==> run X <==
==> flow/design.v <==
`timescale 1ns / 1ps
module key_debounce #(  
   parameter	DELAY_TIME = 250_000  
)(
		input wire	clk,		
		input wire  rstn,
		input wire	key_in,		
		output reg 	press_on			
);
reg		key_in_r0;		
reg		key_in_r1;		
reg 		key_in_nedge;		
reg	[$clog2(DELAY_TIME)-1:0]delay_cnt;		
reg		delay_flag;		 
always @(posedge clk or negedge rstn)
begin
    if(rstn == 1'b0) begin
        key_in_r0 <= 1'b0	;	
        key_in_r1 <= 1'b0	;	
    end
    else begin
       key_in_r0 <= key_in;
	   key_in_r1 <= key_in_r0;
    end
end
always @(posedge clk or negedge rstn)
begin
    if(rstn == 1'b0) begin
        key_in_nedge <= 1'b0;               
    end
    else begin
        key_in_nedge <= ~key_in_r0 & key_in_r1;
    end 
end
always @(posedge clk or negedge rstn)
begin
    if(rstn == 1'b0) begin
        delay_cnt  <= 'd0;	
    end
    else begin
        if((delay_flag == 1) && (delay_cnt == DELAY_TIME - 1))
				delay_cnt <= 0;
        else if ((delay_flag == 1) && (delay_cnt < DELAY_TIME - 1))
            delay_cnt <= delay_cnt + 1;
        else  
				delay_cnt <= 0;
    end
end
always @(posedge clk or negedge rstn)
begin
    if(rstn == 1'b0) begin
	 delay_flag <= 1'b0;		 
    end
    else begin
        if(key_in_nedge) begin	 
				delay_flag <= 1'b1;	 
        end
        else if (delay_cnt == DELAY_TIME - 1) begin
            delay_flag <= 1'b0;
        end
        else
            delay_flag <= delay_flag;
    end
end
always @(posedge clk or negedge rstn)
begin
    if(rstn == 1'b0) begin
        press_on <= 1'b0;
    end
    else begin
        if((delay_cnt == DELAY_TIME - 1) && (delay_flag == 1'b1)) begin		 
		    press_on <= 1'b1;
        end
        else begin
            press_on <= 1'b0;
        end
    end
end
endmodule
`timescale 1ns / 1ps
module Display(
    input	wire	clk,   
    input   wire  rstn,
    input	wire	[3:0]  sw_in,  
    input   wire  [2:0]  press_on,
    output	wire	[1:0]  reg_ab, 
    output  wire  [7:0]  led_time,
    output	wire 	[3:0]  seg_data_1, 
	 output	wire 	[3:0]  seg_data_2 
    );
localparam COUNT_1S = 12048;  
localparam Quarter_Time = 60; 	 
localparam Quarter_Time_rest = 10;	 
wire clk1h;
reg [13:0] counter ; 
reg [13:0] Qcounter ;
reg [6:0] scorer_A ; 
reg [6:0] scorer_B ; 
reg [6:0] Quarter_Time_Down ;	 
reg [2:0] Quarter_Time_rest_Down ;  
reg [4:0] AttackT_A ; 
reg [4:0] AttackT_B; 
reg [1:0] reg_ab_reg;
reg [7:0] led_time_reg ;
reg [3:0] seg_data_1_reg;
reg [3:0] seg_data_2_reg;
reg [1:0] DownCNT;	 
reg [6:0] countA_1;	 
reg [6:0] countA_2;	 
reg [6:0] countA_3;	 
reg [6:0] countB_1;	 
reg [6:0] countB_2;	 
reg [6:0] countB_3;	 
always @(posedge clk or negedge rstn)
begin
    if(rstn == 1'b0) begin	 
       led_time_reg <= 8'b0000_0000; 
       Qcounter <= 'd0; 
	    Quarter_Time_Down <= Quarter_Time;	
		 Quarter_Time_rest_Down <= Quarter_Time_rest;
	    DownCNT <= 'd0;
    end
    else begin
        if(Qcounter == COUNT_1S - 1) begin  
            Qcounter <= 'd0;
				if(Quarter_Time_Down == 0) begin        
						if(DownCNT == 2'd3) begin
						   DownCNT <= 2'd3;
							Quarter_Time_Down <=  0;
							Quarter_Time_rest_Down <= 0;
							led_time_reg <= {led_time_reg[5:0],1'b1,1'b1}; 
						end
						else begin
							if(Quarter_Time_rest_Down == 0)begin
								DownCNT <= DownCNT + 1'b1;
								Quarter_Time_Down <=  Quarter_Time;
								Quarter_Time_rest_Down <= Quarter_Time_rest;
								led_time_reg <= {led_time_reg[5:0],1'b1,1'b1}; 
							end
							else begin
								Quarter_Time_rest_Down <= Quarter_Time_rest_Down -1'b1;
							end
						end
				 end
				 else begin
					 Quarter_Time_Down <= Quarter_Time_Down - 1'b1;
				 end
        end
        else begin
           Qcounter <= Qcounter + 1; 
        end 
    end
end 
always @(posedge clk or negedge rstn)
begin
    if(rstn == 1'b0) begin
        scorer_A <= 'd0; 
        scorer_B <= 'd0; 
		  countA_1 <= 'd0;countA_2 <= 'd0;countA_3 <= 'd0;
		  countB_1 <= 'd0;countB_2 <= 'd0;countB_3 <= 'd0;
	 end
    else begin
        case(sw_in[3:1])
            3'b011:begin  
              case(press_on)  
                3'b001: begin
                    scorer_A <= scorer_A + 1;
						  countA_1 <= countA_1 + 1;
                end 
                3'b010: begin
                    scorer_A <= scorer_A + 2;
						  countA_2 <= countA_2 + 1;
                end 
                3'b100: begin
                    scorer_A <= scorer_A + 3;
						  countA_3 <= countA_3 + 1;
					 end
                default:begin
                    scorer_A <= scorer_A; 
                end
              endcase  
            end
            3'b111:begin  
               case(press_on)
                3'b001: begin
                    scorer_B <= scorer_B + 1;
						  countB_1 <= countB_1 + 1;
                end 
                3'b010: begin
                    scorer_B <= scorer_B + 2;
						  countB_2 <= countB_2 + 1;
                end 
                3'b100: begin
                    scorer_B <= scorer_B + 3;
						  countB_3 <= countB_3 + 1;
                end
                default:begin
                    scorer_B <= scorer_B; 
                end
              endcase     
            end			 
            default:begin
                scorer_A <= scorer_A; 
                scorer_B <= scorer_B; 
            end
        endcase
    end
end
always @(posedge clk or negedge rstn)
begin
    if(rstn == 1'b0) begin
        AttackT_A <= 5'd24;
        AttackT_B <= 5'd24;
        counter <=  'd0;
    end
    else begin
        case(sw_in[3:1])
		3'b000:begin    
              if(sw_in[0] == 1'b1) begin 
                    if(counter == COUNT_1S - 1) begin  
                            counter <= 'd0;
									 if(AttackT_A == 0) begin  
                                AttackT_A <= 0 ;
                            end
                            else begin
                               AttackT_A <= AttackT_A - 1'b1;
                            end
                    end
                    else begin
                       counter <= counter + 1;
                    end
             end
             else begin   
                counter <= counter;
             end   
		end
		3'b001:begin  
              if(sw_in[0] == 1'b1) begin  
                    if(counter == COUNT_1S - 1) begin  
                            counter <= 'd0;
                            if(AttackT_B == 0) begin 
                                AttackT_B <= 0 ;
                            end
                            else begin
                               AttackT_B <= AttackT_B - 1'b1;
                            end
                    end
                    else begin
                       counter <= counter + 1;
                    end
             end
             else begin   
                counter <= counter;
             end
		end
		3'b011:begin  
           counter <=  counter;
           AttackT_A <= AttackT_A;
		     AttackT_B <= AttackT_B;
		end
		3'b111:begin  
		     counter <=  counter;
           AttackT_A <= AttackT_A;
		     AttackT_B <= AttackT_B;
		end	
		default:begin
            counter <=  'd0;
            AttackT_A <= 5'd24;
		      AttackT_B <= 5'd24;
	    end
	   endcase
    end
end
always @(posedge clk or negedge rstn)
begin
    if(rstn == 1'b0) begin
		  seg_data_1_reg <= 4'd16; 
        seg_data_2_reg <= 4'd16;
		  reg_ab_reg <= 2'b11;
    end
    else begin
        case(sw_in[3:1])
		3'b000:begin    
            seg_data_2_reg <= AttackT_A%10; 
            seg_data_1_reg <= AttackT_A/10; 
			reg_ab_reg <= 2'b10;
		end
		3'b001:begin  
            seg_data_2_reg <= AttackT_B%10;
            seg_data_1_reg <= AttackT_B/10;
			reg_ab_reg <= 2'b01;
		end
		3'b011:begin  
            seg_data_2_reg <= scorer_A%10;
            seg_data_1_reg <= scorer_A/10;
			reg_ab_reg <= 2'b10;
		end
		3'b111:begin  
				seg_data_2_reg <= scorer_B%10;
				seg_data_1_reg <= scorer_B/10;
		   reg_ab_reg <= 2'b01;
		end			 
		3'b110:begin   
				if(Quarter_Time_Down == 0)begin
					seg_data_2_reg <= Quarter_Time_rest_Down%10;
					seg_data_1_reg <= Quarter_Time_rest_Down/10;end
				else begin
					seg_data_2_reg <= Quarter_Time_Down%10;
					seg_data_1_reg <= Quarter_Time_Down/10;end
		    reg_ab_reg <= 2'b00;
		end
		3'b100:begin   
            if(scorer_A > scorer_B) begin
					seg_data_2_reg <= 4'd10;   
					seg_data_1_reg <= scorer_A-scorer_B;   
					reg_ab_reg <= 2'b10;
			   end
				else if(scorer_A < scorer_B) begin
					seg_data_2_reg <= 4'd11;   
					seg_data_1_reg <= scorer_B-scorer_A;   
					reg_ab_reg <= 2'b01;
			   end 
				else begin	 
					seg_data_2_reg <= 4'd00;  
					seg_data_1_reg <= 4'd00;   
					reg_ab_reg <= 2'b00;
				end
		end
	   3'b010:begin
		case(press_on)	 
				3'b001:begin
					seg_data_2_reg <= countA_1%10;
					seg_data_1_reg <= countA_1/10;end
				3'b010:begin
					seg_data_2_reg <= countA_2%10;
					seg_data_1_reg <= countA_2/10;end
				3'b100:begin
					seg_data_2_reg <= countA_3%10;
					seg_data_1_reg <= countA_3/10;end
				endcase
		end
		3'b101:begin
				case(press_on)
				3'b001:begin
					seg_data_2_reg <= countB_1%10;
					seg_data_1_reg <= countB_1/10;end
				3'b010:begin
					seg_data_2_reg <= countB_2%10;
					seg_data_1_reg <= countB_2/10;end
				3'b100:begin
					seg_data_2_reg <= countB_3%10;
					seg_data_1_reg <= countB_3/10;end
				endcase
		end
		default:begin  
			seg_data_2_reg <= 4'd16;
			seg_data_1_reg <= 4'd16;
			reg_ab_reg <= 2'b11;
	    end
	endcase
    end
end    
assign reg_ab = reg_ab_reg;  
assign led_time = led_time_reg;
assign seg_data_1 = seg_data_1_reg;
assign seg_data_2 = seg_data_2_reg;
endmodule
`timescale 1ns / 1ps
module segment(
    input  [3:0] seg_data_1,
    input  [3:0] seg_data_2,
    output [8:0] seg_led_1,
    output [8:0] seg_led_2
);
function [8:0] seg;
    input [3:0] d;
    begin
        case (d)
            4'd0:  seg = 9'h3f;
            4'd1:  seg = 9'h06;
            4'd2:  seg = 9'h5b;
            4'd3:  seg = 9'h4f;
            4'd4:  seg = 9'h66;
            4'd5:  seg = 9'h6d;
            4'd6:  seg = 9'h7d;
            4'd7:  seg = 9'h07;
            4'd8:  seg = 9'h7f;
            4'd9:  seg = 9'h6f;
            4'd10: seg = 9'h77;  
            4'd11: seg = 9'h7c;  
            4'd12: seg = 9'h39;
            4'd13: seg = 9'h5e;
            4'd14: seg = 9'h79;
            default: seg = 9'h71;
        endcase
    end
endfunction
assign seg_led_1 = seg(seg_data_1);
assign seg_led_2 = seg(seg_data_2);
endmodule
`timescale 1ns / 1ps
module BallCompetition(
    input	wire clk,					 
    input   wire rstn,					 
    input	wire	[3:0]  sw_in,  	 
    input   wire  [2:0]  key_in,		 
    output	wire	[1:0]  reg_ab,  	 
    output  wire  [7:0]  led_time,	 
    output  [8:0]  seg_led_1,			 
	 output  [8:0]  seg_led_2			 
);
	localparam DelayTime = 250;   
   wire [2:0]	press_on;				 
	wire [3:0] seg_data_1;				 
	wire [3:0] seg_data_2;				 
    key_debounce	 
    #(.DELAY_TIME  (DelayTime))  
    key0
    (
		.clk(clk),		            
      .rstn(rstn),
      .key_in(key_in[0]),		
      .press_on(press_on[0])	       
    );
    key_debounce
    #(.DELAY_TIME  (DelayTime))  
    key1
    (
      .clk(clk),		           
      .rstn(rstn),
      .key_in(key_in[1]),		
      .press_on(press_on[1])	       
    );
    key_debounce
    #(.DELAY_TIME  (DelayTime))  
    key2
    (
      .clk(clk),		            
      .rstn(rstn),
      .key_in(key_in[2]),		
      .press_on(press_on[2])	      
    ); 
    Display u_Display(
      .clk(clk),  
      .rstn(rstn),
      .sw_in(sw_in),  
      .press_on(press_on),
      .reg_ab(reg_ab), 
      .led_time(led_time),
      .seg_data_1(seg_data_1),  
      .seg_data_2(seg_data_2)      
    );
    segment u_segment(
   .seg_data_1  (seg_data_1),	
	.seg_data_2  (seg_data_2),		
	.seg_led_1   (seg_led_1),		
	.seg_led_2	 (seg_led_2)
    );
endmodule
==> flow/run.sh <==
#!/bin/bash
# the make line also repeats each setting of config.mk as NAME=value (left out here)
make -C /OpenROAD-flow-scripts/flow DESIGN_CONFIG=/design/flow/config.mk WORK_HOME=/design/flow/orfs CLKGATE_MAP_FILE= finish
==> flow/config.mk <==
export PLATFORM = sky130hd
export DESIGN_NAME = BallCompetition
export DESIGN_NICKNAME = BallCompetition
export VERILOG_FILES = /design/flow/design.v
export SDC_FILE = /design/flow/constraint.sdc
export NUM_CORES = 4
export LEC_CHECK = 0
export ABC_AREA = 1
export CAP_MARGIN = 20
export CORE_ASPECT_RATIO = 0.5
export CORE_MARGIN = 2
export CORE_UTILIZATION = 72
export CTS_CLUSTER_DIAMETER = 388
export CTS_CLUSTER_SIZE = 100
export PLACE_DENSITY = 0.39
export SETUP_SLACK_MARGIN = 1.53
export SLEW_MARGIN = 20
export TNS_END_PERCENT = 10
==> flow/constraint.sdc <==
create_clock -name core_clock -period 6.3 [get_ports {clk}]
set_input_delay 1.2600 -clock core_clock [delete_from_list [all_inputs] [get_ports {clk}]]
set_output_delay 1.2600 -clock core_clock [all_outputs]
set_load 0.01 [all_outputs]
==> run P: changes against run X <==
CTS_CLUSTER_DIAMETER = 338   (was 388)
CTS_CLUSTER_SIZE = 99   (was 100)
PLACE_DENSITY = 0.35   (was 0.39)
SETUP_SLACK_MARGIN = -0.35   (was 1.53)
TNS_END_PERCENT = not set   (was 10)
==> flow/constraint.sdc (replaced) <==
create_clock -name core_clock -period 3.49 [get_ports {clk}]
set_input_delay 0.6980 -clock core_clock [delete_from_list [all_inputs] [get_ports {clk}]]
set_output_delay 0.6980 -clock core_clock [all_outputs]
set_load 0.01 [all_outputs]
==> run C: changes against run X <==
ABC_AREA = not set   (was 1)
CORE_ASPECT_RATIO = not set   (was 0.5)
CORE_UTILIZATION = 40   (was 72)
CTS_CLUSTER_DIAMETER = not set   (was 388)
CTS_CLUSTER_SIZE = not set   (was 100)
PLACE_DENSITY = not set   (was 0.39)
SETUP_SLACK_MARGIN = not set   (was 1.53)
TNS_END_PERCENT = not set   (was 10)
==> flow/constraint.sdc (replaced) <==
create_clock -name core_clock -period 10.5 [get_ports {clk}]
set_input_delay 2.1000 -clock core_clock [delete_from_list [all_inputs] [get_ports {clk}]]
set_output_delay 2.1000 -clock core_clock [all_outputs]
set_load 0.01 [all_outputs]
==> qor.yml <==
fp_util_pct: 73.22
ys_cells: 1521
synth_cell_type_count: 57
syn_area_per_cell_um2: 7.363
error: "[ERROR GRT-0232] Routing congestion too high. Check the congestion heatmap in the GUI."
ys_area_mm2: 0.01120
status: "stopped before the end"
stop_stage: "global routing"
common_cells: "nand2_1 (362), inv_1 (220), dfrtp_1 (148), nor2_1 (145), nand3_1 (104)"
# the run above: run P

==> qor.yml <==
hold_buffers: 0
powerClk_mw: 1.08
syn_area_per_cell_um2: 7.363
fin_crit_ps: 5049
seqCellArea_mm2: 0.003993
status: "finished clean"
synth_cell_type_count: 57
dp_worst_setup_slack_ps: 151.3
fp_util_pct: 73.22
die_h_um: 92.19
# the run above: run X

==> qor.yml <==
ys_area_mm2: 0.01101
fp_util_pct: 40.75
ys_cells: 1266
status: "finished clean"
common_cells: "dfrtp_1 (148), nor2_1 (127), nand2_1 (115), o21ai_0 (80), a21oi_1 (72)"
synth_cell_type_count: 94
# the run above: run C

